## piped_wallace_mult
module piped_wallace_mult(
    input wire clock, reset,
    input wire [15:0] x,y,
    output reg [31:0] prod
);
Settings: LEC_CHECK=0, ABC_AREA=1, CAP_MARGIN=20, CELL_PAD_IN_SITES_GLOBAL_PLACEMENT=3, CORE_ASPECT_RATIO=0.55, CORE_MARGIN=6, CORE_UTILIZATION=53, CTS_CLUSTER_DIAMETER=170, CTS_CLUSTER_SIZE=36, GPL_ROUTABILITY_DRIVEN=0, GPL_TIMING_DRIVEN=0, HOLD_SLACK_MARGIN=0.09, MIN_ROUTING_LAYER=met2, PLACE_DENSITY=0.42, SETUP_SLACK_MARGIN=0.5, SLEW_MARGIN=15; clock period 4.47 ns.
run.sh (not shown) runs the stock make flow with config.mk's settings and CLKGATE_MAP_FILE=.
The baseline stopped in 3_1_place_gp_skip_io.
Change:
CELL_PAD_IN_SITES_GLOBAL_PLACEMENT = not set   (was 3)
CORE_ASPECT_RATIO = not set   (was 0.55)
CORE_MARGIN = 2   (was 6)
CORE_UTILIZATION = 68   (was 53)
CTS_CLUSTER_DIAMETER = not set   (was 170)
CTS_CLUSTER_SIZE = 97   (was 36)
GPL_ROUTABILITY_DRIVEN = not set   (was 0)
GPL_TIMING_DRIVEN = not set   (was 0)
HOLD_SLACK_MARGIN = not set   (was 0.09)
MIN_ROUTING_LAYER = not set   (was met2)
PLACE_DENSITY = not set   (was 0.42)
SETUP_SLACK_MARGIN = not set   (was 0.5)
SLEW_MARGIN = 20   (was 15)
clock period = 1.59 ns   (was 4.47 ns; I/O delays follow)
Effect: The new run produced a layout that fails on negative setup slack. Area after synthesis does not change. Synthesized cell count stays the same. Die size went down by a quarter to a third.
Change:
ABC_AREA = 0   (was 1)
CORE_UTILIZATION = 69   (was 68)
CTS_CLUSTER_SIZE = 46   (was 97)
GPL_TIMING_DRIVEN = 1   (was not set)
PLACE_DENSITY = 0.82   (was not set)
TNS_END_PERCENT = 30   (was not set)
clock period = 2.3 ns   (was 1.59 ns; I/O delays follow)
What happened: The changed run finished with negative setup slack left. Utilization decreases by 13 points. Maximum frequency decreases by 0.46%. Clock-buffer cell count increases by 2. Wire length decreases by 53%. Non-clock buffer count decreases by 113. Global-route usage decreases by 15 points. Cell area decreases by 17%. Power decreases by 45%. Clock skew decreases by 16 ps. Worst hold slack is better by 110 ps. Setup slack is better by 700 ps.

========
piped_wallace_mult again, from the RTL that the note above started with.
## piped_wallace_mult
module piped_wallace_mult(
    input wire clock, reset,
    input wire [15:0] x,y,
    output reg [31:0] prod
);
    genvar i,j;
    wire [31:0] pp[0:15];
    generate
        for(i=0; i<16; i=i+1) begin : PP_GEN
            for(j=0; j<32; j=j+1) begin : COL
                assign pp[i][j] = (j>=i && j<i+16) ? (x[j-i] & y[i]) : 1'b0;
            end
        end
    endgenerate
    wire [31:0] s0,s1,c0_0,c1_0,c02_0,c12_0;
    array_7_to_3_compressor A0(pp[0],pp[1],pp[2],pp[3],pp[4],pp[5],pp[6], s0, c0_0, c02_0);
    array_7_to_3_compressor A1(pp[7],pp[8],pp[9],pp[10],pp[11],pp[12],pp[13], s1, c1_0, c12_0);
    wire [31:0] c0  = c0_0  << 1;
    wire [31:0] c1  = c1_0  << 1;
    wire [31:0] c02 = c02_0 << 2;
    wire [31:0] c12 = c12_0 << 2;
    reg [31:0] rs0,rs1,rc0,rc1,rc02,rc12, rpp14,rpp15;
    always @(posedge clock or posedge reset)
        if(reset) begin
            rs0<=0; rs1<=0; rc0<=0; rc1<=0; rc02<=0; rc12<=0;
            rpp14<=0; rpp15<=0;
  ...
==> flow/config.mk <==
export PLATFORM = sky130hd
export DESIGN_NAME = piped_wallace_mult
export DESIGN_NICKNAME = piped_wallace_mult
export VERILOG_FILES = /design/flow/design.v
export SDC_FILE = /design/flow/constraint.sdc
export NUM_CORES = 4
export LEC_CHECK = 0
export CAP_MARGIN = 20
export CORE_MARGIN = 2
export CORE_UTILIZATION = 40
export SLEW_MARGIN = 20
==> flow/constraint.sdc <==
create_clock -name core_clock -period 2.59 [get_ports {clock}]
set_input_delay 0.5180 -clock core_clock [delete_from_list [all_inputs] [get_ports {clock}]]
set_output_delay 0.5180 -clock core_clock [all_outputs]
set_load 0.01 [all_outputs]
Change:
ABC_AREA = 1   (was default)
CORE_UTILIZATION = 72   (was 40)
CTS_CLUSTER_SIZE = 46   (was default)
GPL_TIMING_DRIVEN = 1   (was default)
SETUP_SLACK_MARGIN = 0.36   (was default)
SLEW_MARGIN = 10   (was 20)
TNS_END_PERCENT = 85   (was default)
clock period = 1.85 ns   (was 2.59 ns; I/O delays follow)
After rerunning: Now the flow aborted during global routing; synthesized cell count goes up by 31%; die area decreases by 42%; synthesized area came out higher by 4.0%.
Change:
CELL_PAD_IN_SITES_GLOBAL_PLACEMENT = 3   (was default)
CORE_MARGIN = 6   (was 2)
CORE_UTILIZATION = 53   (was 72)
CTS_CLUSTER_DIAMETER = 391   (was default)
CTS_CLUSTER_SIZE = default   (was 46)
HOLD_SLACK_MARGIN = 0.09   (was default)
PLACE_DENSITY = 0.42   (was default)
SETUP_SLACK_MARGIN = 0.5   (was 0.36)
SLEW_MARGIN = 15   (was 10)
TNS_END_PERCENT = default   (was 85)
clock period = 2.8 ns   (was 1.85 ns; I/O delays follow)
Result:
- With this change the flow aborted during global placement without I/O (GPL-0301)
- synthesized cell count is unchanged
- die size grows by about 47%
- area after synthesis stays the same
Change:
ABC_AREA = default   (was 1)
CELL_PAD_IN_SITES_GLOBAL_PLACEMENT = default   (was 3)
CORE_MARGIN = 2   (was 6)
CORE_UTILIZATION = 70   (was 53)
CTS_CLUSTER_DIAMETER = 31   (was 391)
GPL_TIMING_DRIVEN = default   (was 1)
HOLD_SLACK_MARGIN = default   (was 0.09)
PLACE_DENSITY = default   (was 0.42)
SETUP_SLACK_MARGIN = -0.15   (was 0.5)
SLEW_MARGIN = 20   (was 15)
clock period = 2.24 ns   (was 2.8 ns; I/O delays follow)
After rerunning: The new run reached the layout checks and failed them: setup timing. Synthesized cell count fell by 24%. Die size is lower by 32%. Area after synthesis falls by 3.8%.
Power is estimated from default activity; no workload was simulated.
